File: flow/config.mk
export PLATFORM = sky130hd
export DESIGN_NAME = top
export DESIGN_NICKNAME = top
export VERILOG_FILES = /design/flow/design.v
export SDC_FILE = /design/flow/constraint.sdc
export NUM_CORES = 4
export LEC_CHECK = 0
export ABC_AREA = 0
export CAP_MARGIN = 40
export CELL_PAD_IN_SITES_DETAIL_PLACEMENT = 1
export CELL_PAD_IN_SITES_GLOBAL_PLACEMENT = 0
export CORE_MARGIN = 5
export CORE_UTILIZATION = 28
export CTS_CLUSTER_DIAMETER = 77
export GPL_ROUTABILITY_DRIVEN = 0
export GPL_TIMING_DRIVEN = 0
export HOLD_SLACK_MARGIN = 0.07
export MIN_ROUTING_LAYER = met2
export PLACE_DENSITY_LB_ADDON = 0.04
export SETUP_SLACK_MARGIN = -0.01
export SLEW_MARGIN = 10
export TNS_END_PERCENT = 25
File: flow/constraint.sdc
create_clock -name core_clock -period 5.99 [get_ports {clock}]
set_input_delay 1.1980 -clock core_clock [delete_from_list [all_inputs] [get_ports {clock}]]
set_output_delay 1.1980 -clock core_clock [all_outputs]
set_load 0.01 [all_outputs]
File: flow/design.v
`default_nettype none
module fpu_16 (
    input logic [15:0] a,
    input logic [15:0] b_ori,
    input logic [3:0] sel,
    output logic [15:0] y
);
    logic [4:0] max_exp; 
    logic [4:0] min_exp; 
    logic a_nan, b_nan, a_inf, b_inf, a_0, b_0;
    logic [15:0] g, s;
    logic [14:0] ext_g_mantisa, ext_s_mantisa, ext_y_mantisa, ext_y_mantisa_nor;
    logic [11:0] ext_y_mantisa_round;
    logic over_underflow;
    logic [4:0] y_exp_nor;
    logic [4:0] a_exp_c, b_exp_c, y_exp_c, y_exp_c_nor, y_exp_c_round;
    logic a_exp_neg, b_exp_neg, y_exp_neg, y_exp_neg_nor, y_exp_neg_round, sticky;
    logic [21:0] temp_product, product_nor;
    logic [11:0] product_round;
    logic [9:0] y_product_mantisa;
    logic [15:0] b;
    assign b = (sel == 4'b0010)? {~b_ori[15], b_ori[14:0]} : {b_ori[15], b_ori[14:0]};
    assign max_exp = 5'b11110;
    assign min_exp = 5'b00001;
    assign a_nan = (a[14:10]==5'b11111 && a[9:0]!=10'd0);
    assign b_nan = (b[14:10]==5'b11111 && b[9:0]!=10'd0);
    assign a_inf = (a[14:10]==5'b11111 && a[9:0]==10'd0);
    assign b_inf = (b[14:10]==5'b11111 && b[9:0]==10'd0);
    assign a_0 = (a[14:10]==5'd0);
    assign b_0 = (b[14:10]==5'd0);
    always_comb begin
        g = 'd0;
        s = 'd0;
        ext_g_mantisa = 'd0;
        ext_s_mantisa = 'd0;
        ext_y_mantisa = 'd0;
        ext_y_mantisa_nor = 'd0;
        ext_y_mantisa_round = 'd0;
        over_underflow = 'd0;
        y_exp_nor = 'd0;
        a_exp_c = 'd0;
        b_exp_c = 'd0;
        y_exp_c = 'd0;
        y_exp_c_nor = 'd0;
        y_exp_c_round = 'd0;
        a_exp_neg = 'd0;
        b_exp_neg = 'd0;
        y_exp_neg = 'd0;
        y_exp_neg_nor = 'd0;
        y_exp_neg_round = 'd0;
        sticky = 'd0;
        temp_product = 'd0;
        product_nor = 'd0;
        product_round = 'd0;
        y_product_mantisa = 'd0;
        y = 'd0;
        if (a_nan || b_nan) y = 16'hFFFF;
        else if (a_inf&&b_inf&&(a[15]!=b[15])&&sel[1:0]>'d0) y = 16'hFFFF;
        else if (a_inf && sel[1:0]>'d0) y = a;
        else if (b_inf && sel[1:0]>'d0) y = b;
        else if ((a_inf || b_inf) && sel[3:2]>'d0 && a[15]==b[15]) y = 16'b0111110000000000;
        else if ((a_inf || b_inf) && sel[3:2]>'d0 && a[15]!=b[15]) y = 16'b1111110000000000;
        else if (a_0 && b_0 && sel[1:0]>'d0) y = 16'd0;
        else if (a_0 && sel[1:0]>='b01) y = b;
        else if (a_0 && sel[3:2]>'d0) y = 16'd0;
        else if (b_0 && sel[1:0]=='b01) y = a;
        else if (b_0 && sel[1:0]=='b10) y = {~a[15], a[14:0]};
        else if (b_0 && sel[3:2]>'d0) y = 16'd0;
        else if (a[15]!=b[15]&&a[14:0]==b[14:0]&& sel[1:0]>'d0) y = 'd0;
        else if (sel[1:0]>'d0) begin
            if (a[14:10]==b[14:10]) begin
                if (a[9:0] > b[9:0]) begin
                    g = a;
                    s = b;
                end
                else begin
                    g = b;
                    s = a;
                end
                ext_g_mantisa = {2'b01,g[9:0],3'b000};
                ext_s_mantisa = {2'b01,s[9:0],3'b000};
                if (g[15]!=s[15]) ext_y_mantisa = ext_g_mantisa-ext_s_mantisa;
                else ext_y_mantisa = ext_g_mantisa+ext_s_mantisa;
            end
            else begin
                if (a[14:10] > b[14:10]) begin
                    g = a;
                    s = b;
                end
                else begin
                    g = b;
                    s = a;
                end
                ext_g_mantisa = {2'b01,g[9:0],3'b000};
                ext_s_mantisa[14:1]={2'b01,s[9:0],2'b00}>>(g[14:10]-s[14:10]);
                if (g[14:10]-s[14:10] == 5'd1) ext_s_mantisa[0] = 0;
                else if (g[14:10]-s[14:10] == 'd2) ext_s_mantisa[0] = 0;
                else if (g[14:10]-s[14:10] == 'd3 && s[0]>1'd0) 
                        ext_s_mantisa[0] = 1;
                else if (g[14:10]-s[14:10] == 'd4 && s[1:0]>2'd0) 
                        ext_s_mantisa[0] = 1;
                else if (g[14:10]-s[14:10] == 'd5 && s[2:0]>3'd0) 
                        ext_s_mantisa[0] = 1;
                else if (g[14:10]-s[14:10] == 'd6 && s[3:0]>4'd0) 
                        ext_s_mantisa[0] = 1;
                else if (g[14:10]-s[14:10] == 'd7 && s[4:0]>5'd0) 
                        ext_s_mantisa[0] = 1;
                else if (g[14:10]-s[14:10] == 'd8 && s[5:0]>6'd0) 
                        ext_s_mantisa[0] = 1;
                else if (g[14:10]-s[14:10] == 'd9 && s[6:0]>7'd0) 
                        ext_s_mantisa[0] = 1;
                else if (g[14:10]-s[14:10] == 'd10 && s[7:0]>'d0) 
                        ext_s_mantisa[0] = 1;
                else if (g[14:10]-s[14:10] > 'd10) ext_s_mantisa[0] = 1;
                else ext_s_mantisa[0] = 0;
                if (g[15]!=s[15]) ext_y_mantisa = ext_g_mantisa-ext_s_mantisa;
                else ext_y_mantisa = ext_g_mantisa+ext_s_mantisa;
            end
            if (ext_y_mantisa[14]==1) begin
                if (g[14:10] < max_exp) begin
                    over_underflow = 0;
                    y_exp_nor = g[14:10]+1;
                    ext_y_mantisa_nor[14:1] = ext_y_mantisa[14:1] >> 1;
                    ext_y_mantisa_nor[0]=ext_y_mantisa[1]|ext_y_mantisa[0];
                end
                else begin
                    over_underflow = 1;
                    y[15] = g[15];
                    y[14:10] = 5'b11111;
                    y[9:0] = 10'd0;
                end
            end
            else if (ext_y_mantisa[13]==1) begin
                over_underflow = 0;
                y_exp_nor = g[14:10];
                ext_y_mantisa_nor = ext_y_mantisa;
            end
            else if (ext_y_mantisa[12]==1) begin
                if (g[14:10] > min_exp) begin
                    over_underflow = 0;
                    y_exp_nor = g[14:10]-'d1;
                    ext_y_mantisa_nor = ext_y_mantisa <<< 'd1;
                end
                else begin
                    over_underflow = 1;
                    y[15] = g[15];
                    y[14:0] = 'd0;
                end
            end
            else if (ext_y_mantisa[11]==1) begin
                if (g[14:10] > min_exp+'d1) begin
                    over_underflow = 0;
                    y_exp_nor = g[14:10]-'d2;
                    ext_y_mantisa_nor = ext_y_mantisa <<< 'd2;
                end
                else begin
                    over_underflow = 1;
                    y[15] = g[15];
                    y[14:0] = 'd0;
                end
            end
            else if (ext_y_mantisa[10]==1) begin
                if (g[14:10] > min_exp+'d2) begin
                    over_underflow = 0;
                    y_exp_nor = g[14:10]-'d3;
                    ext_y_mantisa_nor = ext_y_mantisa <<< 'd3;
                end
                else begin
                    over_underflow = 1;
                    y[15] = g[15];
                    y[14:0] = 'd0;
                end
            end
            else if (ext_y_mantisa[9]==1) begin
                if (g[14:10] > min_exp+'d3) begin
                    over_underflow = 0;
                    y_exp_nor = g[14:10]-'d4;
                    ext_y_mantisa_nor = ext_y_mantisa <<< 'd4;
                end
                else begin
                    over_underflow = 1;
                    y[15] = g[15];
                    y[14:0] = 'd0;
                end
            end
            else if (ext_y_mantisa[8]==1) begin
                if (g[14:10] > min_exp+'d4) begin
                    over_underflow = 0;
                    y_exp_nor = g[14:10]-'d5;
                    ext_y_mantisa_nor = ext_y_mantisa <<< 'd5;
                end
                else begin
                    over_underflow = 1;
                    y[15] = g[15];
                    y[14:0] = 'd0;
                end
            end
            else if (ext_y_mantisa[7]==1) begin
                if (g[14:10] > min_exp+'d5) begin
                    over_underflow = 0;
                    y_exp_nor = g[14:10]-'d6;
                    ext_y_mantisa_nor = ext_y_mantisa <<< 'd6;
                end
                else begin
                    over_underflow = 1;
                    y[15] = g[15];
                    y[14:0] = 'd0;
                end
            end
            else if (ext_y_mantisa[6]==1) begin
                if (g[14:10] > min_exp+'d6) begin
                    over_underflow = 0;
                    y_exp_nor = g[14:10]-'d7;
                    ext_y_mantisa_nor = ext_y_mantisa <<< 'd7;
                end
                else begin
                    over_underflow = 1;
                    y[15] = g[15];
                    y[14:0] = 'd0;
                end
            end
            else if (ext_y_mantisa[5]==1) begin
                if (g[14:10] > min_exp+'d7) begin
                    over_underflow = 0;
                    y_exp_nor = g[14:10]-'d8;
                    ext_y_mantisa_nor = ext_y_mantisa <<< 'd8;
                end
                else begin
                    over_underflow = 1;
                    y[15] = g[15];
                    y[14:0] = 'd0;
                end
            end
            else if (ext_y_mantisa[4]==1) begin
                if (g[14:10] > min_exp+'d8) begin
                    over_underflow = 0;
                    y_exp_nor = g[14:10]-'d9;
                    ext_y_mantisa_nor = ext_y_mantisa <<< 'd9;
                end
                else begin
                    over_underflow = 1;
                    y[15] = g[15];
                    y[14:0] = 'd0;
                end
            end
            else if (ext_y_mantisa[3]==1) begin
                if (g[14:10] > min_exp+'d9) begin
                    over_underflow = 0;
                    y_exp_nor = g[14:10]-'d10;
                    ext_y_mantisa_nor = ext_y_mantisa <<< 'd10;
                end
                else begin
                    over_underflow = 1;
                    y[15] = g[15];
                    y[14:0] = 'd0;
                end
            end
            else begin
                if (g[14:10] > min_exp+'d10) begin
                    over_underflow = 0;
                    y_exp_nor = g[14:10]-'d11;
                    ext_y_mantisa_nor = ext_y_mantisa <<< 'd11;
                end
                else begin
                    over_underflow = 1;
                    y[15] = g[15];
                    y[14:0] = 'd0;
                end
            end
            if (~over_underflow) begin
                if (ext_y_mantisa_nor[2:0] > 3'b100 || 
                    (ext_y_mantisa_nor[2:0] == 3'b100 && 
                    ext_y_mantisa_nor[3] == 1'b1)) begin
                    ext_y_mantisa_round = ext_y_mantisa_nor[14:3]+'d1;
                    if (ext_y_mantisa_round[11]==1) begin
                        if (y_exp_nor < max_exp) begin
                            y[15] = g[15];
                            y[14:10] = y_exp_nor+'d1;
                            y[9:0] = ext_y_mantisa_round[10:1];  
                        end
                        else begin
                            y[15] = g[15];
                            y[14:10] = 5'b11111;
                            y[9:0] = 10'd0;
                        end
                    end
                    else begin
                        y[15] = g[15];
                        y[14:10] = y_exp_nor;
                        y[9:0] = ext_y_mantisa_round[9:0];
                    end
                end
                else begin
                    ext_y_mantisa_round = ext_y_mantisa_nor[14:3];
                    y[15] = g[15];
                    y[14:10] = y_exp_nor;
                    y[9:0] = ext_y_mantisa_round[9:0];
                end
            end
        end
        else begin
            y[15] = (a[15]==b[15]) ? 0 : 1;
            if (a[14:10] < 5'd15 && b[14:10] < 5'd15) begin
                a_exp_neg = 1;
                b_exp_neg = 1;
                a_exp_c = 5'd15-a[14:10];
                b_exp_c = 5'd15-b[14:10];
            end
            else if (a[14:10] < 5'd15 && b[14:10] >= 5'd15) begin
                a_exp_neg = 1;
                b_exp_neg = 0;
                a_exp_c = 5'd15-a[14:10];
                b_exp_c = b[14:10]-5'd15;
            end
            else if (a[14:10] >= 5'd15 && b[14:10] < 5'd15) begin
                a_exp_neg = 0;
                b_exp_neg = 1;
                a_exp_c = a[14:10]-5'd15;
                b_exp_c = 5'd15-b[14:10];
            end
            else begin
                a_exp_neg = 0;
                b_exp_neg = 0;
                a_exp_c = a[14:10]-5'd15;
                b_exp_c = b[14:10]-5'd15;
            end
            if (a_exp_neg && b_exp_neg) begin
                y_exp_neg = 1;
                y_exp_c = a_exp_c+b_exp_c;
            end
            else if (a_exp_neg && ~b_exp_neg && b_exp_c >= a_exp_c) begin
                y_exp_neg = 0;
                y_exp_c = b_exp_c-a_exp_c;
            end
            else if (a_exp_neg && ~b_exp_neg && b_exp_c < a_exp_c) begin
                y_exp_neg = 1;
                y_exp_c = a_exp_c-b_exp_c;
            end
            else if (~a_exp_neg && b_exp_neg && a_exp_c >= b_exp_c) begin
                y_exp_neg = 0;
                y_exp_c = a_exp_c-b_exp_c;
            end
            else if (~a_exp_neg && b_exp_neg && a_exp_c < b_exp_c) begin
                y_exp_neg = 1;
                y_exp_c = b_exp_c-a_exp_c;
            end
            if (~a_exp_neg && ~b_exp_neg) begin
                y_exp_neg = 0;
                y_exp_c = a_exp_c+b_exp_c;
            end
            temp_product = {1'b1,a[9:0]}*{1'b1,b[9:0]};
            if (temp_product[21]==1'b1) begin
                product_nor = temp_product >> 1;
                if (y_exp_neg) y_exp_c_nor = y_exp_c-5'd1;
                else y_exp_c_nor = y_exp_c+5'd1;
                if (y_exp_c_nor == 5'd0) y_exp_neg_nor = 0;
                else y_exp_neg_nor = y_exp_neg;
            end
            else begin
                product_nor = temp_product;
                y_exp_c_nor = y_exp_c;
                y_exp_neg_nor = y_exp_neg;
            end
            sticky = (temp_product[7:0]>=8'd1) ? 1 : 0;
            if ({product_nor[9:8],sticky} > 3'b100 ||
                ({product_nor[9:8],sticky}==3'b100 &&
                 product_nor[12] == 1)) begin
                product_round = product_nor[21:10]+1;
                if (product_round[11]==1) begin
                    y_product_mantisa = product_round[10:1];
                    if (y_exp_neg_nor) y_exp_c_round = y_exp_c_nor-5'd1;
                    else y_exp_c_nor = y_exp_c-5'd1;
                    if (y_exp_c_round == 5'd0) y_exp_neg_round = 0;
                    else y_exp_neg_round = y_exp_neg_nor;
                end
                else begin
                    y_product_mantisa = product_round[9:0];
                    y_exp_c_round = y_exp_c_nor;
                    y_exp_neg_round = y_exp_neg_nor;
                end
            end
            else begin
                product_round = product_nor[21:10];
                y_product_mantisa = product_round[9:0];
                y_exp_c_round = y_exp_c_nor;
                y_exp_neg_round = y_exp_neg_nor;
            end
            if (y_exp_neg_round && y_exp_c_round > 5'd14) begin
                y[14:0] = 15'd0;
            end
            else if (y_exp_neg_round && y_exp_c_round <= 5'd14) begin
                y[14:10] = 5'd15 - y_exp_c_round;
                y[9:0] = y_product_mantisa;
            end
            else if (~y_exp_neg_round && y_exp_c_round > (max_exp-5'd15))begin
                y[14:10] = 5'b11111;
                y[9:0] = 10'd0;
            end
            else begin
                y[14:10] = y_exp_c_round+5'd15;
                y[9:0] = y_product_mantisa;
            end
        end
    end
endmodule : fpu_16
module input_16(
    input logic clock, reset,
    input logic [9:0] data_in,
    output logic [15:0] num1, num2,
    output logic [3:0] op,
    output logic start
);
    logic count;
    always_ff @(posedge clock or posedge reset) begin
        if (reset) begin
            num1 <= 'd0;
            num2 <= 'd0;
            op <= 'd0;
            start <= 0;
            count <= 'd0;
        end
        else if (data_in[1:0] == 2'b01) begin
            if (count == 0) begin
                num1[7:0] <= data_in[9:2];
                count <= 1;
            end
            else begin
                num1[15:8] <= data_in[9:2];
                count <= 0;
            end
        end
        else if (data_in[1:0] == 2'b10) begin
            if (count == 0) begin
                num2[7:0] <= data_in[9:2];
                count <= 1;
            end
            else begin
                num2[15:8] <= data_in[9:2];
                count <= 0;
            end
        end
        else if (data_in[1:0] == 2'b11) begin
            op <= data_in[5:2];
            start <= 'd1;
        end
        else if (start)
            start <= 0;
    end
endmodule: input_16
module output_16(
    input logic clock, reset,
    input logic [15:0] ans,
    input logic done_calc,
    output logic [9:0] data_out
);
    logic count;
    always_ff @(posedge clock or posedge reset) begin
        if (reset) begin
            data_out <= 'd0;
            count <= 0;
        end
        else if (done_calc) begin
            data_out[9:2] <= ans[15:8];
            data_out[1:0] <= 2'b11;
            count <= 1;
        end
        else if (count) begin
            data_out[9:2] <= ans[7:0];
            data_out[1:0] <= 2'b11;
            count <= 0;
        end
        else
            data_out <= 'd0;
    end
endmodule: output_16
module top(
    input logic clock, reset,
    input logic [9:0] inp,
    output logic [9:0] out
);
    logic [15:0] a, b, y;
    logic [3:0] sel;
    logic signal;
    input_16 in1(.clock, .reset, .data_in(inp), .num1(a), .num2(b), .op(sel), .start(signal));
    fpu_16 calc(.a, .b_ori(b), .sel, .y);
    output_16 out1(.clock, .reset, .ans(y), .done_calc(signal), .data_out(out));
endmodule
File: flow/run.sh
#!/bin/bash
# the make line also repeats each setting of config.mk as NAME=value (left out here)
make -C /OpenROAD-flow-scripts/flow DESIGN_CONFIG=/design/flow/config.mk WORK_HOME=/design/flow/orfs CLKGATE_MAP_FILE= finish
==> results.yml, run 1 <==
# flow metrics
routing:
  drt_iter0_drc: 5795
  final_antenna_net_count: 0
  wl_per_cell_um: 27.43
  wl_um: 90060
  drt-vias-per-instance: 8.180
  post-route-drc-count: 0
  vias: 26860
  detailedRoute.firstPassIterationCount: 33
critical_path:
  crit_end: "out1.data_out[8]$_DFF_PP0_"
  critPathBufInv: 5
  end_kind: "flop"
  crit_family: "AND-OR/OR-AND gates"
  path_class: "flop to flop"
  rr_worst_depth: 26
  r2r_slack_ns: -2.61
  crit_cells: 26
  cp-start-kind: "flop"
  cp.arrival_ns: 8.75
  cp.required_ns: 6.14
  crit_slowest_cell: "dfrtp_2"
  r2r-start: "in1.num2[1]$_DFFE_PP0P_"
  crit_path_max_incr_delay_ns: 0.62
  critPathMaxFanout: 13
  r2r_end: "out1.data_out[8]$_DFF_PP0_"
  critPathLaunch: "in1.num2[1]$_DFFE_PP0P_"
grt:
  grt_use_total_pct: 40.02
  grt_overflow: 0
  grt_pass1_vias: 30450
  grt_max_degree: 26
  antenna_found_initial: 1
  grt_first_pass_wirelength_um: 131900
die:
  ioPinCount: 22
  rows: 89
  die_height_um: 252.7
  dieArea_um2: 63880
  die_w_um: 252.7
  fp-utilization_pct: 28.11
  core-area_um2: 58690
logic_synthesis:
  synth_cells: 2303
  fa_ha_area_share_pct: 22.34
  synthArstFlopShare_pct: 100.0
  ys_types: 106
  top_logic_kind: "AND-OR/OR-AND gates"
  yosysTopAreaCellShare_pct: 11.91
  largest_area_cell: "ha_1"
  synth_flops: 48
  ff_type: "dfrtp_1"
  synth.avg_cell_area_um2: 7.164
  syn_nets: 2558
  ys_seq_share_pct: 7.280
  syn_area_um2: 16500
  ys_cells: 2303
  top_cell: "nand2_1"
  ys_sh_simple_pct: 26.39
  common_cells: "nand2_1, nor2_1, inv_1, a21oi_1, ha_1"
  yosysWarnings: 3
  mux_area_share_pct: 4.088
  xor_area_share_pct: 3.640
  aoi_share_pct: 28.68
  edf_count: 0
  ys_area_um2: 16500
  topCellsByArea: "ha_1, fa_1, dfrtp_1"
final_timing:
  slew_violations: 0
  setup_viol: 8
  finalWorstSetupSlack_ns: -2.610
  layout_min_cycle_time_ns: 8.600
  rsz0062_at_grt: "true"
  max_slew_margin_pct: 28.44
  finalClockPeriodUsage_pct: 143.6
  fin_skew_ns: 0.009252
  final_hold_viol_count: 0
  tightest_slew_ns: 1.062
  fmaxAchievable_ghz: 0.1163
placed_design:
  dp_hpwl_um: 65280
  dp.cells: 3106
  io_buffer_count: 21
clock_network:
  cts.htree.levels: 2
  cts_buffers: 5
  clockBufferDepth: 2
  cts_tree: "done"
  clk_latency_ns: 0.30
  clockRootBuffer: "clkbuf_16"
  path_clk_slew_ns: 0.08
  cts.sinks: 48
layout:
  nFillCells: 7096
  postLayoutCoreUtil_pct: 36.77
  final_nets: 2759
  logic_area_um2: 15760
  final_cells: 3283
  flop_area_um2: 1230
  areaGrowthSynthToFinish_pct: 30.78
hold_path:
  hold_path_depth: 1
  min_path_type: "flop to flop"
  min_from: "in1.op[3]$_DFFE_PP0P_"
  worstHoldEndpoint: "in1.op[3]$_DFFE_PP0P_"
run:
  tool_warnings: 82
  drv_cap: 0
outcome:
  outcome: "complete, but fails checks"
  violations: "negative setup slack"
==> metal layers <==
metal	wire [um]	GRT usage, %	up-vias
met5	1311	20.53	-
li1	-	-	8695
met3	37430	55.90	1185
met4	10650	7.018	57
met2	40660	46.60	7965
met1	0	-	8953
==> area by class of cell <==
| cell class | count | area share [%] |
|---|---|---|
| sequential | 48 | 5.701 |
| antenna | 5 | 0.05799 |
| clock buffer | 5 | 0.5799 |
| tap | 773 | 4.483 |
| inverter | 183 | 3.462 |
| clock inverter | 3 | 0.2146 |
| multi-input combinational | 1938 | 73.06 |
| timing repair buffer | 206 | 8.090 |
| buffer | 122 | 4.355 |
==> timing repair <==
action | CTS | global route
pin swaps | 102 | 85
gates resized | 333 | 163
endpoints found under the setup margin | 8 | 8
hold buffers | 0 | 0
gates cloned | 2 | 0
setup buffers | 120 | 49
==> per-stage QoR <==
stage | instance area, um^2 | TNS [ns] | setup slack, ns | hold WS (ns)
final | 21580 | -19.72 | -2.610 | 0.5451
after floorplan | 16860 | -11.93 | -1.592 | 0.4686
after global placement | 18040 | -33.81 | -4.556 | 0.5239
after detailed placement | 18110 | -33.37 | -4.472 | 0.5325
after CTS | 20560 | -16.63 | -2.152 | 0.5487
after global routing | 21570 | -20.16 | -2.623 | 0.5746
==> run 2, diff against run 1 <==
Settings changed: ABC_AREA 0 to not set, CAP_MARGIN 40 to 20, CELL_PAD_IN_SITES_DETAIL_PLACEMENT 1 to not set, CELL_PAD_IN_SITES_GLOBAL_PLACEMENT 0 to not set, CORE_MARGIN 5 to 2, CORE_UTILIZATION 28 to 29, CTS_CLUSTER_DIAMETER 77 to not set, GPL_ROUTABILITY_DRIVEN 0 to not set, GPL_TIMING_DRIVEN 0 to not set, HOLD_SLACK_MARGIN 0.07 to not set, MIN_ROUTING_LAYER met2 to not set, PLACE_DENSITY_LB_ADDON 0.04 to not set, SETUP_SLACK_MARGIN -0.01 to not set, SLEW_MARGIN 10 to 20, TNS_END_PERCENT 25 to not set.
Clock period 5.99 ns to 7.86 ns, I/O delays scaled along.
==> run 2 against run 1 <==
Compared with the run above: now clean on timing, DRC and antenna; register-to-register slack improved by 2.8 ns; die size decreased by 7.9%; critical path depth increased by 15; wire length decreased by 16%; maximum frequency increased by 12%; clock skew increased by 0.0017 ns; sequential share of layout area decreased by 0.15 points; critical endpoint unchanged.
==> results.yml, run 2 <==
# flow metrics
logic_synthesis:
  syn_area_um2: 16500
  ys_types: 106
  topCellsByArea: "ha_1, fa_1, dfrtp_1"
  mux_area_share_pct: 4.088
  top_logic_kind: "AND-OR/OR-AND gates"
  edf_count: 0
  common_cells: "nand2_1, nor2_1, inv_1, a21oi_1, ha_1"
  ys_cells: 2303
  yosysTopAreaCellShare_pct: 11.91
  largest_area_cell: "ha_1"
  ys_area_um2: 16500
  synth_flops: 48
  ff_type: "dfrtp_1"
  fa_ha_area_share_pct: 22.34
  xor_area_share_pct: 3.640
  top_cell: "nand2_1"
  aoi_share_pct: 28.68
  ys_sh_simple_pct: 26.39
  synthArstFlopShare_pct: 100.0
  synth_cells: 2303
  syn_nets: 2558
  ys_seq_share_pct: 7.280
  yosysWarnings: 3
  synth.avg_cell_area_um2: 7.164
die:
  rows: 87
  die_height_um: 242.5
  core-area_um2: 56280
  fp-utilization_pct: 29.32
  ioPinCount: 22
  dieArea_um2: 58810
  die_w_um: 242.5
final_timing:
  layout_min_cycle_time_ns: 7.656
  finalClockPeriodUsage_pct: 97.40
  tns_ns: 0
  slew_violations: 0
  max_slew_margin_pct: 29.13
  finalWorstSetupSlack_ns: 0.2044
  final_hold_viol_count: 0
  setup_viol: 0
  fmaxAchievable_ghz: 0.1306
  rsz0062_at_grt: "true"
  tightest_slew_ns: 1.048
  fin_skew_ns: 0.01094
critical_path:
  end_kind: "flop"
  rr_worst_depth: 41
  r2r-start: "in1.num2[12]$_DFFE_PP0P_"
  crit_end: "out1.data_out[8]$_DFF_PP0_"
  critPathMaxFanout: 8
  cp.arrival_ns: 7.84
  cp_common_cell: "buf_4"
  critPathBufInv: 8
  crit_cells: 41
  critPathLaunch: "in1.num2[12]$_DFFE_PP0P_"
  path_class: "flop to flop"
  cp-start-kind: "flop"
  r2r_end: "out1.data_out[8]$_DFF_PP0_"
  crit_slowest_cell: "dfrtp_1"
  cp.required_ns: 8.04
  crit_path_max_incr_delay_ns: 0.37
  r2r_slack_ns: 0.20
  crit_family: "AND-OR/OR-AND gates"
clock_network:
  clockRootBuffer: "clkbuf_16"
  cts.sinks: 48
  cts.htree.levels: 2
  clockBufferDepth: 2
  cts_hold_buf: 0
  clk_latency_ns: 0.31
  path_clk_slew_ns: 0.08
  cts_tree: "done"
  cts_buffers: 5
hold_path:
  worstHoldEndpoint: "in1.count$_DFFE_PP0N_"
  hold_path_depth: 1
  min_from: "in1.count$_DFFE_PP0N_"
  min_path_type: "flop to flop"
grt:
  antenna_found_initial: 0
  grt_max_degree: 49
  grt_first_pass_wirelength_um: 114900
  grt_overflow: 0
  grt_pass1_vias: 19530
  grt_use_total_pct: 24.61
layout:
  final_cells: 3418
  final_nets: 2916
  areaGrowthSynthToFinish_pct: 32.44
outcome:
  outcome: "timing/DRC/antenna clean"
placed_design:
  dp_hpwl_um: 59850
  dp.cells: 3361
  gp_congestion: 1.022
  place_ws_ns: -0.3372
  io_buffer_count: 21
routing:
  vias: 19880
  wl_um: 75200
  wl_per_cell_um: 22.00
  drt-vias-per-instance: 5.817
  drt_iter0_drc: 1870
  final_antenna_net_count: 0
  post-route-drc-count: 0
  detailedRoute.firstPassIterationCount: 6
  diodes: 0
run:
  tool_warnings: 81
  drv_cap: 0
[run 2: area by class of cell]
cell class	instances	area (um^2)
Inverter	183	696.9
Tap cell	756	945.9
Timing Repair Buffer	485	3829
Clock inverter	3	46.29
Fill cell	5856	34430
Sequential cell	48	1214
Clock buffer	5	125.1
Multi-Input combinational cell	1938	14990
[run 2: routing by layer]
| metal | vias up | routed length, um | GRT usage [%] |
|---|---|---|---|
| li1 | 9065 | - | - |
| met4 | 0 | 2920 | 7.789 |
| met3 | 164 | 5767 | 2.980 |
| met2 | 966 | 33950 | 40.04 |
| met5 | - | 0 | 0 |
| met1 | 9686 | 32560 | 33.78 |
[run 2: per-stage QoR]
stage / hold WS (ns) / area (um^2) / utilization, %
after floorplan: 0.4686 / 16700 / -
after global placement: 0.5226 / 20400 / 36.26
after detailed placement: 0.5306 / 20400 / 36.26
after CTS: 0.5488 / 20760 / 36.90
after global routing: 0.5738 / 21850 / 38.82
final: 0.5466 / 21850 / 38.82
[run 2: timing repair]
item,in CTS,in global routing
setup endpoints to repair,8,8
resized,36,176
pin swaps,8,91
hold endpoints to repair,0,0
cloned,0,3
buffers inserted,4,42
==> run 3, diff against run 2 <==
Settings changed: ABC_AREA set to 0, CAP_MARGIN 20 to 25, CELL_PAD_IN_SITES_DETAIL_PLACEMENT set to 0, CELL_PAD_IN_SITES_GLOBAL_PLACEMENT set to 0, CORE_UTILIZATION 29 to 72, CTS_CLUSTER_DIAMETER set to 251, CTS_CLUSTER_SIZE set to 75, GPL_ROUTABILITY_DRIVEN set to 0, GPL_TIMING_DRIVEN set to 1, HOLD_SLACK_MARGIN set to -0.09, MAX_ROUTING_LAYER set to met4, MIN_ROUTING_LAYER set to met1, PLACE_DENSITY_LB_ADDON set to 0.04, SLEW_MARGIN 20 to 10, TNS_END_PERCENT set to 55.
Clock period 7.86 ns to 7.83 ns, I/O delays scaled along.
==> run 3 against run 2 <==
Compared with the run above: the run now fails in 5_1_grt; area after synthesis unchanged; synthesized cell count stayed put; die size shrank 59%.
==> results.yml, run 3 <==
# implementation run metrics
logic_synthesis:
  synth_cells: 2303
  xor_area_share_pct: 3.640
  ys_seq_share_pct: 7.280
  synthArstFlopShare_pct: 100.0
  synth_flops: 48
  syn_nets: 2558
  largest_area_cell: "ha_1"
  yosysWarnings: 3
  ys_types: 106
  common_cells: "nand2_1, nor2_1, inv_1, a21oi_1, ha_1"
  topCellsByArea: "ha_1, fa_1, dfrtp_1"
  ys_sh_simple_pct: 26.39
  fa_ha_area_share_pct: 22.34
  yosysTopAreaCellShare_pct: 11.91
  synth.avg_cell_area_um2: 7.164
  aoi_share_pct: 28.68
  edf_count: 0
  top_logic_kind: "AND-OR/OR-AND gates"
  mux_area_share_pct: 4.088
  ff_type: "dfrtp_1"
  syn_area_um2: 16500
  ys_area_um2: 16500
  ys_cells: 2303
  top_cell: "nand2_1"
clock_network:
  cts-resized-gates: 21
  clockRootBuffer: "clkbuf_16"
  cts_buffers: 5
  clockBufferDepth: 2
  cts.htree.levels: 2
  cts.sinks: 48
  cts_setup_buffers: 0
  cts_hold_buf: 0
placed_design:
  dp_hpwl_um: 49300
  placement.cell_area_um2: 18170
  io_buffer_count: 21
die:
  core-area_um2: 22570
  dieArea_um2: 24140
  die_w_um: 155.4
  rows: 55
  fp-utilization_pct: 73.09
  ioPinCount: 22
  die_height_um: 155.4
outcome:
  stop_stage: "5_1_grt"
  outcome: "aborted with a tool error"
run 3: per-stage QoR:
step	instances	hold WS [ns]	worst slack [ns]	util, %
floorplan	2303	0.4686	0.01362	-
global placement	2671	0.5177	-0.2012	80.52
detailed placement	2671	0.5402	-0.3730	80.52
CTS	2679	0.5635	0.0008553	81.77
==> run 4, diff against run 3 <==
Settings changed: ABC_AREA 0 to not set, CAP_MARGIN 25 to 20, CELL_PAD_IN_SITES_DETAIL_PLACEMENT 0 to not set, CELL_PAD_IN_SITES_GLOBAL_PLACEMENT 0 to not set, CORE_UTILIZATION 72 to 69, CTS_CLUSTER_DIAMETER 251 to not set, CTS_CLUSTER_SIZE 75 to 50, GPL_ROUTABILITY_DRIVEN 0 to not set, GPL_TIMING_DRIVEN 1 to not set, MAX_ROUTING_LAYER met4 to not set, MIN_ROUTING_LAYER met1 to not set, PLACE_DENSITY set to 0.66, PLACE_DENSITY_LB_ADDON 0.04 to not set, SLEW_MARGIN 10 to 20, TNS_END_PERCENT 55 to not set.
Clock period 7.83 ns to 7.57 ns, I/O delays scaled along.
==> run 4 against run 3 <==
Compared with the run above: now fails the layout checks on negative setup slack; die size increased by 4.2%; area after synthesis unchanged; synthesized cell count unchanged.
==> results.yml, run 4 <==
# flow metrics
hold_path:
  min_path_type: "flop to flop"
  worstHoldEndpoint: "in1.num2[15]$_DFFE_PP0P_"
  hold_path_depth: 1
  min_from: "in1.num2[15]$_DFFE_PP0P_"
critical_path:
  crit_family: "AND-OR/OR-AND gates"
  r2r_end: "out1.data_out[4]$_DFF_PP0_"
  critPathLaunch: "in1.num2[14]$_DFFE_PP0P_"
  path_class: "flop to flop"
  cp.required_ns: 7.76
  crit_path_max_incr_delay_ns: 0.96
  cp-start-kind: "flop"
  rr_worst_depth: 37
  end_kind: "flop"
  r2r_slack_ns: -1.25
  critPathBufInv: 4
  r2r-start: "in1.num2[14]$_DFFE_PP0P_"
  crit_end: "out1.data_out[4]$_DFF_PP0_"
  cp_common_cell: "nand2_1"
  cp.arrival_ns: 9.02
  crit_slowest_cell: "a211oi_1"
  critPathMaxFanout: 10
  crit_cells: 37
grt:
  grt_busiest_layer: "met2"
  grt_overflow: 0
  grt_use_met1_pct: 60.96
  grt_max_degree: 49
  grt_pass1_vias: 19440
  grt_use_total_pct: 53.06
  grt_first_pass_wirelength_um: 103500
  antenna_found_initial: 3
  grt_use_met2_pct: 78.68
  globalRouteMet3Util_pct: 22.92
logic_synthesis:
  aoi_share_pct: 28.68
  fa_ha_area_share_pct: 22.34
  topCellsByArea: "ha_1, fa_1, dfrtp_1"
  ys_cells: 2303
  top_logic_kind: "AND-OR/OR-AND gates"
  ys_types: 106
  yosysTopAreaCellShare_pct: 11.91
  largest_area_cell: "ha_1"
  ff_type: "dfrtp_1"
  common_cells: "nand2_1, nor2_1, inv_1, a21oi_1, ha_1"
  ys_area_um2: 16500
  xor_area_share_pct: 3.640
  synth_flops: 48
  ys_sh_simple_pct: 26.39
  ys_seq_share_pct: 7.280
  synthArstFlopShare_pct: 100.0
  syn_nets: 2558
  top_cell: "nand2_1"
  synth_cells: 2303
  syn_area_um2: 16500
  synth.avg_cell_area_um2: 7.164
  edf_count: 0
  mux_area_share_pct: 4.088
  yosysWarnings: 3
final_timing:
  fin_skew_ns: 0.01007
  slew_violations: 0
  finalClockPeriodUsage_pct: 116.6
  final_hold_viol_count: 0
  rsz0062_at_grt: "true"
  tightest_slew_ns: 1.363
  setup_viol: 8
  max_slew_margin_pct: 8.608
  finalWorstSetupSlack_ns: -1.253
  whs_ns: 0.5688
  layout_min_cycle_time_ns: 8.823
  fmaxAchievable_ghz: 0.1133
routing:
  drt-vias-per-instance: 7.457
  detailedRoute.firstPassIterationCount: 14
  post-route-drc-count: 0
  wl_um: 70990
  wl_per_cell_um: 24.78
  vias: 21360
  final_antenna_net_count: 0
  drt_iter0_drc: 4434
die:
  dieArea_um2: 25160
  ioPinCount: 22
  core-area_um2: 23470
  die_height_um: 158.6
  fp-utilization_pct: 70.29
  rows: 56
  die_w_um: 158.6
placed_design:
  gp_congestion: 1.134
  dp_hpwl_um: 50210
  place_ws_ns: -0.3845
  io_buffer_count: 21
clock_network:
  cts_tree: "done"
  cts_buffers: 5
  clockBufferDepth: 2
  path_clk_slew_ns: 0.07
  cts.sinks: 48
  cts.htree.levels: 2
  clockRootBuffer: "clkbuf_16"
  clk_latency_ns: 0.31
layout:
  areaGrowthSynthToFinish_pct: 23.92
  final_nets: 2796
run:
  drv_cap: 0
  tool_warnings: 83
outcome:
  violations: "negative setup slack"
  outcome: "complete, but fails checks"
run 4: repair_timing:
item | 4_1_cts | 5_1_grt
gates resized | 38 | 167
cloned | 0 | 1
pin swaps | 7 | 73
buffers inserted | 5 | 29
hold buffers | 0 | 0
endpoints found under the setup margin | 8 | 8
run 4: through the flow:
stage / TNS (ns) / util (%) / instance area (um^2) / instances
5_1_grt: -12.53 / 87.06 / 20430 / 2861
2_1_floorplan: -0.01167 / - / 16860 / 2303
4_1_cts: 0 / 82.99 / 19480 / 2831
6_report: -9.499 / 87.10 / 20440 / 2865
3_5_place_dp: -2.635 / 81.49 / 19130 / 2818
3_3_place_gp: -0.9183 / 81.49 / 19130 / 2818
run 4: final cells by class:
type                            instances  area (um^2)
Tap cell                              319        399.1
Fill cell                            1314         3028
Inverter                              183        701.9
Antenna cell                            4        10.01
Clock inverter                          2        38.79
Multi-Input combinational cell       1938        15050
Timing Repair Buffer                  365         2893
Sequential cell                        48         1212
Clock buffer                            6        138.9
run 4: metal layers:
metal  routed length, um  part of all wire [%]
met1               23090                    33
met2               28900                    41
met3               11190                    16
met4                7705                    11
met5                 101                  0.14
==> run 5, diff against run 4 <==
Settings changed: CORE_UTILIZATION 69 to 72, CTS_CLUSTER_SIZE 50 to 39, HOLD_SLACK_MARGIN -0.09 to -0.08, PLACE_DENSITY 0.66 to 0.68, SETUP_SLACK_MARGIN set to -0.44, TNS_END_PERCENT set to 40.
Clock period 7.57 ns to 7.35 ns, I/O delays scaled along.
==> run 5 against run 4 <==
Compared with the run above: the run now fails in 5_1_grt; area after synthesis is the same; die size shrank 4.1%; synthesized cell count is the same.
==> results.yml, run 5 <==
# implementation run metrics
outcome:
  outcome: "aborted with a tool error"
  error: "[ERROR GRT-0116] Global routing finished with congestion. Check the congestion regions in the DRC Viewer."
  stop_stage: "5_1_grt"
die:
  core-area_um2: 22570
  die_height_um: 155.4
  fp-utilization_pct: 73.09
  rows: 55
  die_w_um: 155.4
  dieArea_um2: 24140
  ioPinCount: 22
logic_synthesis:
  xor_area_share_pct: 3.640
  common_cells: "nand2_1, nor2_1, inv_1, a21oi_1, ha_1"
  topCellsByArea: "ha_1, fa_1, dfrtp_1"
  synth.avg_cell_area_um2: 7.164
  aoi_share_pct: 28.68
  edf_count: 0
  mux_area_share_pct: 4.088
  top_cell: "nand2_1"
  ys_sh_simple_pct: 26.39
  syn_nets: 2558
  synth_flops: 48
  yosysTopAreaCellShare_pct: 11.91
  fa_ha_area_share_pct: 22.34
  ys_area_um2: 16500
  syn_area_um2: 16500
  ys_types: 106
  synthArstFlopShare_pct: 100.0
  ys_seq_share_pct: 7.280
  ff_type: "dfrtp_1"
  yosysWarnings: 3
  synth_cells: 2303
  top_logic_kind: "AND-OR/OR-AND gates"
  largest_area_cell: "ha_1"
  ys_cells: 2303
clock_network:
  cts_buffers: 5
  cts.sinks: 48
  clockRootBuffer: "clkbuf_16"
  clockBufferDepth: 2
  cts.htree.levels: 2
grt:
  grt_use_total_pct: 74.66
  grt_overflow: 89
placed_design:
  io_buffer_count: 21
  gp_congestion: 1.206
  dp_hpwl_um: 55160
[run 5: repair_timing]
| action | 4_1_cts |
|---|---|
| hold buffers | 0 |
| buffers inserted | 8 |
| gates cloned | 0 |
| gates resized | 47 |
| setup endpoints to repair | 8 |
| pin swaps | 14 |
[run 5: metrics by stage]
step | cell area [um^2] | worst slack, ns | cells | TNS (ns)
floorplan | 16740 | -0.4225 | 2303 | -2.531
global placement | 19850 | -0.3287 | 2897 | -2.027
detailed placement | 19850 | -0.6442 | 2897 | -4.816
CTS | 20210 | -0.4321 | 2910 | -3.041
[run 5: routing by layer]
metal	GRT overflow	global-route usage, %
met2	47	94.75
met5	1	12.84
met3	3	55.29
met1	3	75.19
met4	35	75.10
==> run 6, diff against run 5 <==
Settings changed: CELL_PAD_IN_SITES_GLOBAL_PLACEMENT set to 1, CORE_ASPECT_RATIO set to 0.74, CORE_UTILIZATION 72 to 29, CTS_CLUSTER_DIAMETER set to 116, CTS_CLUSTER_SIZE 39 to not set, HOLD_SLACK_MARGIN -0.08 to not set, MIN_ROUTING_LAYER set to met1, PLACE_DENSITY 0.68 to not set, PLACE_DENSITY_LB_ADDON set to 0.14, SETUP_SLACK_MARGIN -0.44 to 2.27, TNS_END_PERCENT 40 to not set.
Clock period 7.35 ns to 11.1 ns, I/O delays scaled along.
==> run 6 against run 5 <==
Compared with the run above: now clean on timing, DRC and antenna; area after synthesis is the same; synthesized cell count stayed put; die size increased by 140%.
==> results.yml, run 6 <==
# flow metrics
die:
  die_w_um: 281.3
  die_height_um: 209.2
  rows: 75
  fp-utilization_pct: 29.20
  dieArea_um2: 58840
  core-area_um2: 56490
  ioPinCount: 22
final_timing:
  rsz0062_at_grt: "true"
  tightest_slew_ns: 1.066
  max_slew_margin_pct: 28.59
  tns_ns: 0
  fin_skew_ns: 0.004012
  finalClockPeriodUsage_pct: 77.71
  final_hold_viol_count: 0
  whs_ns: 0.5415
  fmaxAchievable_ghz: 0.1159
  setup_viol: 0
  slew_violations: 0
  finalWorstSetupSlack_ns: 2.474
  layout_min_cycle_time_ns: 8.626
logic_synthesis:
  ff_type: "dfrtp_1"
  edf_count: 0
  common_cells: "nand2_1, nor2_1, inv_1, a21oi_1, ha_1"
  xor_area_share_pct: 3.640
  aoi_share_pct: 28.68
  fa_ha_area_share_pct: 22.34
  ys_seq_share_pct: 7.280
  synth.avg_cell_area_um2: 7.164
  top_cell: "nand2_1"
  topCellsByArea: "ha_1, fa_1, dfrtp_1"
  ys_sh_simple_pct: 26.39
  synthArstFlopShare_pct: 100.0
  ys_area_um2: 16500
  mux_area_share_pct: 4.088
  yosysTopAreaCellShare_pct: 11.91
  yosysWarnings: 3
  top_logic_kind: "AND-OR/OR-AND gates"
  ys_cells: 2303
  synth_cells: 2303
  syn_area_um2: 16500
  ys_types: 106
  synth_flops: 48
  largest_area_cell: "ha_1"
  syn_nets: 2558
layout:
  postLayoutCoreUtil_pct: 33.05
  final_nets: 2550
  flop_area_um2: 1245
  nFillCells: 6269
  logic_area_um2: 14600
  areaGrowthSynthToFinish_pct: 13.15
critical_path:
  cp-start-kind: "flop"
  crit_end: "out1.data_out[8]$_DFF_PP0_"
  r2r_slack_ns: 2.47
  critPathBufInv: 2
  crit_cells: 27
  critPathLaunch: "in1.num2[2]$_DFFE_PP0P_"
  cp.arrival_ns: 8.79
  r2r-start: "in1.num2[2]$_DFFE_PP0P_"
  crit_family: "simple AND/OR/NAND/NOR gates"
  crit_path_max_incr_delay_ns: 0.64
  end_kind: "flop"
  rr_worst_depth: 27
  cp.required_ns: 11.26
  path_class: "flop to flop"
  crit_slowest_cell: "dfrtp_2"
  critPathMaxFanout: 14
  r2r_end: "out1.data_out[8]$_DFF_PP0_"
placed_design:
  place_ws_ns: 0.4579
  dp_hpwl_um: 59770
  gp_congestion: 0.9626
  io_buffer_count: 21
clock_network:
  cts_buffers: 5
  cts.sinks: 48
  clockBufferDepth: 2
  clk_latency_ns: 0.30
  path_clk_slew_ns: 0.07
  cts.htree.levels: 2
  clockRootBuffer: "clkbuf_16"
  cts_tree: "done"
  cts_hold_buf: 0
run:
  drv_cap: 0
  tool_warnings: 80
hold_path:
  min_path_type: "flop to flop"
  worstHoldEndpoint: "in1.op[2]$_DFFE_PP0P_"
  min_from: "in1.op[2]$_DFFE_PP0P_"
  hold_path_depth: 1
routing:
  detailedRoute.firstPassIterationCount: 6
  wl_um: 76380
  wl_per_cell_um: 24.92
  drt_iter0_drc: 1876
  post-route-drc-count: 0
  final_antenna_net_count: 0
  diodes: 0
  drt-vias-per-instance: 5.996
  vias: 18380
grt:
  antenna_found_initial: 0
  grt_pass1_vias: 17480
  grt_first_pass_wirelength_um: 113700
  grt_use_total_pct: 25.47
  grt_max_degree: 49
  grt_overflow: 0
outcome:
  outcome: "timing/DRC/antenna clean"
==> run 6: metrics by stage <==
step           area (um^2)  std cells
6_report             18670       3065
5_1_grt              18670       3065
4_1_cts              18050       3037
3_5_place_dp         17550       3015
3_3_place_gp         17550       3015
2_1_floorplan        16500       2303
==> run 6: final cells by class <==
cell class              count  area share (%)
multi-input cells        1938           78.22
clock inverters             2         0.06702
inverters                 183           3.867
flip-flops and latches     48           6.669
well taps                 770           5.161
clock buffers               5          0.6702
repair buffers            119           5.342
==> run 6: timing repair <==
action | in CTS | in global routing
setup buffers | 15 | 28
gates resized | 78 | 80
gates cloned | 0 | 0
pin swaps | 3 | 15
setup endpoints to repair | 8 | 8
==> run 6: layer usage <==
layer	GRT usage, %	wire [um]
met5	0.9926	78
met3	6.932	7501
met2	35.85	30830
met4	4.640	1449
met1	38.40	36520
==> run 7, diff against run 6 <==
Settings changed: CELL_PAD_IN_SITES_GLOBAL_PLACEMENT 1 to not set, CORE_ASPECT_RATIO 0.74 to not set, CORE_UTILIZATION 29 to 66, CTS_CLUSTER_DIAMETER 116 to not set, HOLD_SLACK_MARGIN set to -0.09, MIN_ROUTING_LAYER met1 to not set, PLACE_DENSITY_LB_ADDON 0.14 to not set, SETUP_SLACK_MARGIN 2.27 to not set.
Clock period 11.1 ns to 7.57 ns, I/O delays scaled along.
==> run 7 against run 6 <==
Compared with the run above: now fails the layout checks on negative setup slack; maximum frequency up 9.0%; core utilization up 52 points; first-iteration DRC count up 130%; sequential share of layout area down 0.80 points; clock skew up 0.0056 ns; cell area up 11%; synthesized cell count unchanged; highest routed layer is now met4.
==> results.yml, run 7 <==
# flow metrics
critical_path:
  r2r_end: "out1.data_out[7]$_DFF_PP0_"
  crit_cells: 29
  critPathMaxFanout: 6
  r2r_slack_ns: -0.35
  cp.required_ns: 7.79
  crit_family: "adder cells"
  cp-start-kind: "flop"
  crit_path_max_incr_delay_ns: 0.61
  cp.arrival_ns: 8.13
  end_kind: "flop"
  critPathBufInv: 5
  critPathLaunch: "in1.num1[5]$_DFFE_PP0P_"
  rr_worst_depth: 29
  path_class: "flop to flop"
  crit_end: "out1.data_out[7]$_DFF_PP0_"
  cp_common_cell: "fa_1"
  crit_slowest_cell: "fa_1"
  r2r-start: "in1.num1[5]$_DFFE_PP0P_"
clock_network:
  cts.sinks: 48
  clk_latency_ns: 0.31
  clockBufferDepth: 2
  path_clk_slew_ns: 0.08
  clockRootBuffer: "clkbuf_16"
  cts_tree: "done"
  cts.htree.levels: 2
  cts_buffers: 5
  cts_hold_buf: 0
die:
  fp-utilization_pct: 67.44
  dieArea_um2: 26280
  ioPinCount: 22
  die_height_um: 162.1
  rows: 57
  core-area_um2: 24460
  die_w_um: 162.1
run:
  tool_warnings: 83
  drv_cap: 0
final_timing:
  finalClockPeriodUsage_pct: 104.6
  final_hold_viol_count: 0
  finalWorstSetupSlack_ns: -0.3462
  layout_min_cycle_time_ns: 7.916
  fmaxAchievable_ghz: 0.1263
  setup_viol: 8
  slew_violations: 0
  fin_skew_ns: 0.009600
  tightest_slew_ns: 1.054
  max_slew_margin_pct: 28.75
  rsz0062_at_grt: "true"
logic_synthesis:
  top_logic_kind: "AND-OR/OR-AND gates"
  largest_area_cell: "ha_1"
  ys_area_um2: 16500
  aoi_share_pct: 28.68
  mux_area_share_pct: 4.088
  ys_sh_simple_pct: 26.39
  syn_nets: 2558
  yosysTopAreaCellShare_pct: 11.91
  common_cells: "nand2_1, nor2_1, inv_1, a21oi_1, ha_1"
  synth_flops: 48
  synth_cells: 2303
  ys_seq_share_pct: 7.280
  synthArstFlopShare_pct: 100.0
  edf_count: 0
  fa_ha_area_share_pct: 22.34
  top_cell: "nand2_1"
  xor_area_share_pct: 3.640
  synth.avg_cell_area_um2: 7.164
  yosysWarnings: 3
  ys_cells: 2303
  syn_area_um2: 16500
  ff_type: "dfrtp_1"
  ys_types: 106
  topCellsByArea: "ha_1, fa_1, dfrtp_1"
layout:
  nFillCells: 1457
  flop_area_um2: 1217
  areaGrowthSynthToFinish_pct: 25.82
  postLayoutCoreUtil_pct: 84.86
  logic_area_um2: 15310
  final_nets: 2800
grt:
  antenna_found_initial: 2
  grt_max_degree: 49
  grt_use_total_pct: 49.28
  grt_pass1_vias: 19180
  grt_first_pass_wirelength_um: 103100
  grt_overflow: 0
routing:
  final_antenna_net_count: 0
  detailedRoute.firstPassIterationCount: 17
  post-route-drc-count: 0
  wl_um: 72890
  drt-vias-per-instance: 7.438
  drt_iter0_drc: 4329
  vias: 21370
  wl_per_cell_um: 25.37
hold_path:
  min_from: "in1.op[2]$_DFFE_PP0P_"
  hold_path_depth: 1
  worstHoldEndpoint: "in1.op[2]$_DFFE_PP0P_"
  min_path_type: "flop to flop"
outcome:
  violations: "negative setup slack"
  outcome: "complete, but fails checks"
placed_design:
  dp_hpwl_um: 50170
  gp_congestion: 1.208
  io_buffer_count: 21
-- run 7: routing by layer --
layer | vias to the layer above | part of all wire, % | GRT usage [%]
met5 | - | 0 | 0
met4 | 0 | 10 | 26.99
met3 | 721 | 14 | 15.12
met2 | 2128 | 42 | 77.43
met1 | 9674 | 34 | 60.49
li1 | 8846 | - | -
-- run 7: what timing repair did --
action,in CTS,in global routing
resized,39,239
cloned,1,2
setup endpoints to repair,8,8
pin swaps,8,86
setup buffers,5,57
-- run 7: cell type report --
type,instances,area share [%]
well taps,324,1.953
inverters,183,3.394
multi-input cells,1939,73.76
repair buffers,368,14.27
diodes,3,0.03617
flip-flops and latches,48,5.865
clock inverters,1,0.03617
clock buffers,7,0.6872
-- run 7: metrics by stage --
stage / hold slack [ns] / TNS, ns / area (um^2) / cells / setup slack [ns]
after floorplan: 0.4686 / -0.01167 / 16860 / 2303 / -0.01167
after global placement: 0.5153 / -0.01172 / 18930 / 2798 / -0.008968
after CTS: 0.5574 / 0 / 19290 / 2812 / 0.001321
after global routing: 0.5843 / -3.309 / 20750 / 2870 / -0.4842
final: 0.5600 / -1.974 / 20760 / 2873 / -0.3462
after detailed placement: 0.5363 / -1.318 / 18930 / 2798 / -0.2152
==> run 8, diff against run 7 <==
Settings changed: CORE_UTILIZATION 66 to 72, CTS_CLUSTER_SIZE set to 32, PLACE_DENSITY set to 0.8.
==> run 8 against run 7 <==
Compared with the run above: the run now fails in 5_1_grt; area after synthesis did not move; synthesized cell count did not move; die size fell by 8.1%.
==> results.yml, run 8 <==
# implementation run metrics
die:
  fp-utilization_pct: 73.09
  ioPinCount: 22
  core-area_um2: 22570
  die_w_um: 155.4
  die_height_um: 155.4
  dieArea_um2: 24140
  rows: 55
logic_synthesis:
  top_cell: "nand2_1"
  syn_nets: 2558
  ys_area_um2: 16500
  syn_area_um2: 16500
  common_cells: "nand2_1, nor2_1, inv_1, a21oi_1, ha_1"
  edf_count: 0
  yosysTopAreaCellShare_pct: 11.91
  largest_area_cell: "ha_1"
  synthArstFlopShare_pct: 100.0
  synth_flops: 48
  ys_sh_simple_pct: 26.39
  synth_cells: 2303
  mux_area_share_pct: 4.088
  yosysWarnings: 3
  top_logic_kind: "AND-OR/OR-AND gates"
  ff_type: "dfrtp_1"
  ys_types: 106
  ys_seq_share_pct: 7.280
  synth.avg_cell_area_um2: 7.164
  fa_ha_area_share_pct: 22.34
  ys_cells: 2303
  topCellsByArea: "ha_1, fa_1, dfrtp_1"
  aoi_share_pct: 28.68
  xor_area_share_pct: 3.640
placed_design:
  dp_hpwl_um: 50290
  io_buffer_count: 21
  gp_congestion: 1.152
clock_network:
  clockRootBuffer: "clkbuf_16"
  cts.htree.levels: 2
  cts.sinks: 48
  cts_buffers: 5
  clockBufferDepth: 2
grt:
  grt_use_total_pct: 69.12
  grt_overflow: 11
outcome:
  stop_stage: "5_1_grt"
  outcome: "aborted with a tool error"
  error: "[ERROR GRT-0232] Routing congestion too high. Check the congestion heatmap in the GUI."
## run 8: what timing repair did
| item | 4_1_cts |
|---|---|
| hold buffers | 0 |
| pin swaps | 13 |
| endpoints found under the setup margin | 8 |
| buffers inserted | 12 |
| resized | 51 |
| cloned | 1 |
## run 8: through the flow
step	setup slack [ns]	instance area (um^2)	TNS, ns	std cells
2_1_floorplan	-0.01167	16860	-0.01167	2303
3_3_place_gp	-0.1771	18680	-0.8989	2730
3_5_place_dp	-0.4309	18680	-3.009	2730
4_1_cts	-0.01939	19140	-0.01939	2751
## run 8: metal layers
metal	overflow	GRT usage (%)
met5	0	11.59
met4	6	65.44
met3	0	46.66
met2	5	91.34
met1	0	71.13
==> run 9, diff against run 8 <==
Settings changed: CORE_UTILIZATION 72 to 68, CTS_CLUSTER_SIZE 32 to not set, HOLD_SLACK_MARGIN -0.09 to not set, PLACE_DENSITY 0.8 to not set.
Clock period 7.57 ns to 7.84 ns, I/O delays scaled along.
==> run 9 against run 8 <==
Compared with the run above: the layout now fails its checks (negative setup slack); area after synthesis did not move; die size rose by 5.7%; synthesized cell count did not move.
==> results.yml, run 9 <==
# flow metrics
critical_path:
  crit_end: "out1.data_out[8]$_DFF_PP0_"
  cp-start-kind: "flop"
  crit_path_max_incr_delay_ns: 0.57
  r2r_end: "out1.data_out[8]$_DFF_PP0_"
  crit_cells: 36
  rr_worst_depth: 36
  r2r-start: "in1.num2[12]$_DFFE_PP0P_"
  crit_family: "AND-OR/OR-AND gates"
  path_class: "flop to flop"
  cp.arrival_ns: 8.19
  r2r_slack_ns: -0.18
  critPathLaunch: "in1.num2[12]$_DFFE_PP0P_"
  crit_slowest_cell: "or4_4"
  end_kind: "flop"
  critPathBufInv: 4
  critPathMaxFanout: 7
  cp.required_ns: 8.01
final_timing:
  setup_viol: 8
  fin_skew_ns: 0.01059
  rsz0062_at_grt: "true"
  final_hold_viol_count: 0
  max_slew_margin_pct: 29.35
  finalClockPeriodUsage_pct: 102.3
  finalWorstSetupSlack_ns: -0.1801
  slew_violations: 0
  fmaxAchievable_ghz: 0.1247
  layout_min_cycle_time_ns: 8.020
  tightest_slew_ns: 1.049
logic_synthesis:
  synthArstFlopShare_pct: 100.0
  synth_flops: 48
  synth.avg_cell_area_um2: 7.164
  ff_type: "dfrtp_1"
  top_logic_kind: "AND-OR/OR-AND gates"
  syn_nets: 2558
  yosysWarnings: 3
  ys_sh_simple_pct: 26.39
  common_cells: "nand2_1, nor2_1, inv_1, a21oi_1, ha_1"
  ys_area_um2: 16500
  topCellsByArea: "ha_1, fa_1, dfrtp_1"
  syn_area_um2: 16500
  fa_ha_area_share_pct: 22.34
  largest_area_cell: "ha_1"
  ys_cells: 2303
  ys_seq_share_pct: 7.280
  yosysTopAreaCellShare_pct: 11.91
  synth_cells: 2303
  top_cell: "nand2_1"
  xor_area_share_pct: 3.640
  edf_count: 0
  aoi_share_pct: 28.68
  mux_area_share_pct: 4.088
  ys_types: 106
grt:
  grt_overflow: 0
  antenna_found_initial: 2
  grt_max_degree: 49
  grt_use_total_pct: 49.82
  grt_first_pass_wirelength_um: 102500
  grt_pass1_vias: 19260
hold_path:
  min_from: "in1.count$_DFFE_PP0N_"
  min_path_type: "flop to flop"
  worstHoldEndpoint: "in1.count$_DFFE_PP0N_"
  hold_path_depth: 1
routing:
  final_antenna_net_count: 0
  wl_per_cell_um: 24.67
  vias: 21020
  post-route-drc-count: 0
  drt_iter0_drc: 3956
  detailedRoute.firstPassIterationCount: 13
  drt-vias-per-instance: 7.404
  wl_um: 70030
die:
  rows: 57
  fp-utilization_pct: 68.64
  die_w_um: 159.8
  ioPinCount: 22
  dieArea_um2: 25520
  core-area_um2: 24030
  die_height_um: 159.8
placed_design:
  io_buffer_count: 21
  place_ws_ns: -0.2737
  dp_hpwl_um: 49930
  gp_congestion: 1.126
  dp.cells: 2773
  placement.cell_area_um2: 18660
clock_network:
  clockRootBuffer: "clkbuf_16"
  clk_latency_ns: 0.31
  cts_buffers: 5
  cts.sinks: 48
  path_clk_slew_ns: 0.07
  cts_tree: "done"
  cts_hold_buf: 0
  cts.htree.levels: 2
  clockBufferDepth: 2
run:
  drv_cap: 0
  tool_warnings: 82
layout:
  areaGrowthSynthToFinish_pct: 22.80
  final_nets: 2768
  nFillCells: 1565
  fin_area_um2: 20260
  final_cells: 2839
outcome:
  outcome: "complete, but fails checks"
  violations: "negative setup slack"
-- run 9: what timing repair did --
item,in CTS,in global routing
pin swaps,4,108
resized,20,210
buffers inserted,5,51
endpoints found under the setup margin,8,8
cloned,0,2
-- run 9: final cells by class --
cell class                      count  area, um^2  area share [%]
Antenna cell                        1       2.502         0.01235
Inverter                          183       694.4           3.427
Timing Repair Buffer              337        2668           13.17
Tap cell                          324       405.4           2.001
Sequential cell                    48        1211           5.978
Clock inverter                      3       46.29          0.2285
Clock buffer                        5       125.1          0.6176
Multi-Input combinational cell   1938       15110           74.57
-- run 9: per-stage QoR --
step	utilization (%)	TNS, ns	hold slack, ns
after floorplan	-	0	0.4686
after global routing	84.30	-2.625	0.5704
after detailed placement	77.62	-1.038	0.5363
after CTS	78.86	0	0.5544
final	84.30	-0.8570	0.5631
after global placement	77.62	-0.3270	0.5159
-- run 9: routing by layer --
metal	global-route usage [%]	wire, um	vias to the layer above
li1	-	-	8781
met1	61.58	23700	9481
met2	78.00	29370	2064
met3	13.01	9977	689
met4	30.41	6882	6
met5	0	103	-
==> run 10, diff against run 9 <==
Settings changed: CORE_UTILIZATION 68 to 72, CTS_CLUSTER_SIZE set to 80, HOLD_SLACK_MARGIN set to -0.08, PLACE_DENSITY set to 0.68, SETUP_SLACK_MARGIN set to -0.44, TNS_END_PERCENT set to 40.
Clock period 7.84 ns to 7.71 ns, I/O delays scaled along.
==> run 10 against run 9 <==
Compared with the run above: the flow now stops in 5_1_grt; area after synthesis did not move; die size decreased by 5.4%; synthesized cell count unchanged.
==> results.yml, run 10 <==
# implementation run metrics
logic_synthesis:
  yosysWarnings: 3
  fa_ha_area_share_pct: 22.34
  syn_area_um2: 16500
  ys_sh_simple_pct: 26.39
  ys_cells: 2303
  top_cell: "nand2_1"
  ff_type: "dfrtp_1"
  common_cells: "nand2_1, nor2_1, inv_1, a21oi_1, ha_1"
  edf_count: 0
  topCellsByArea: "ha_1, fa_1, dfrtp_1"
  largest_area_cell: "ha_1"
  aoi_share_pct: 28.68
  synthArstFlopShare_pct: 100.0
  synth_cells: 2303
  xor_area_share_pct: 3.640
  syn_nets: 2558
  yosysTopAreaCellShare_pct: 11.91
  synth.avg_cell_area_um2: 7.164
  synth_flops: 48
  ys_types: 106
  top_logic_kind: "AND-OR/OR-AND gates"
  ys_area_um2: 16500
  mux_area_share_pct: 4.088
  ys_seq_share_pct: 7.280
clock_network:
  clockBufferDepth: 2
  cts_buffers: 5
  clockRootBuffer: "clkbuf_16"
  cts.sinks: 48
  cts.htree.levels: 2
die:
  ioPinCount: 22
  rows: 55
  core-area_um2: 22570
  fp-utilization_pct: 73.09
  die_height_um: 155.4
  die_w_um: 155.4
  dieArea_um2: 24140
grt:
  grt_overflow: 5
  grt_use_total_pct: 64.77
placed_design:
  dp.cells: 2831
  dp_hpwl_um: 52470
  gp_congestion: 1.159
  io_buffer_count: 21
outcome:
  outcome: "aborted with a tool error"
  error: "[ERROR GRT-0232] Routing congestion too high. Check the congestion heatmap in the GUI."
  stop_stage: "5_1_grt"
==> run 10: metal layers <==
metal	GRT overflow	track usage, %
met3	0	36.63
met5	0	6.211
met4	5	61.64
met1	0	68.22
met2	0	89.40
==> run 10: repair_timing <==
| item | 4_1_cts |
|---|---|
| setup endpoints to repair | 8 |
| buffers inserted | 0 |
| endpoints found under the hold margin | 0 |
| hold buffers | 0 |
| gates resized | 6 |
| pin swaps | 0 |
==> run 10: stage by stage <==
step | area, um^2 | util [%] | setup WS [ns]
floorplan | 16560 | - | -0.4605
global placement | 19250 | 85.29 | -0.3408
detailed placement | 19250 | 85.29 | -0.6618
CTS | 19440 | 86.14 | -0.4282
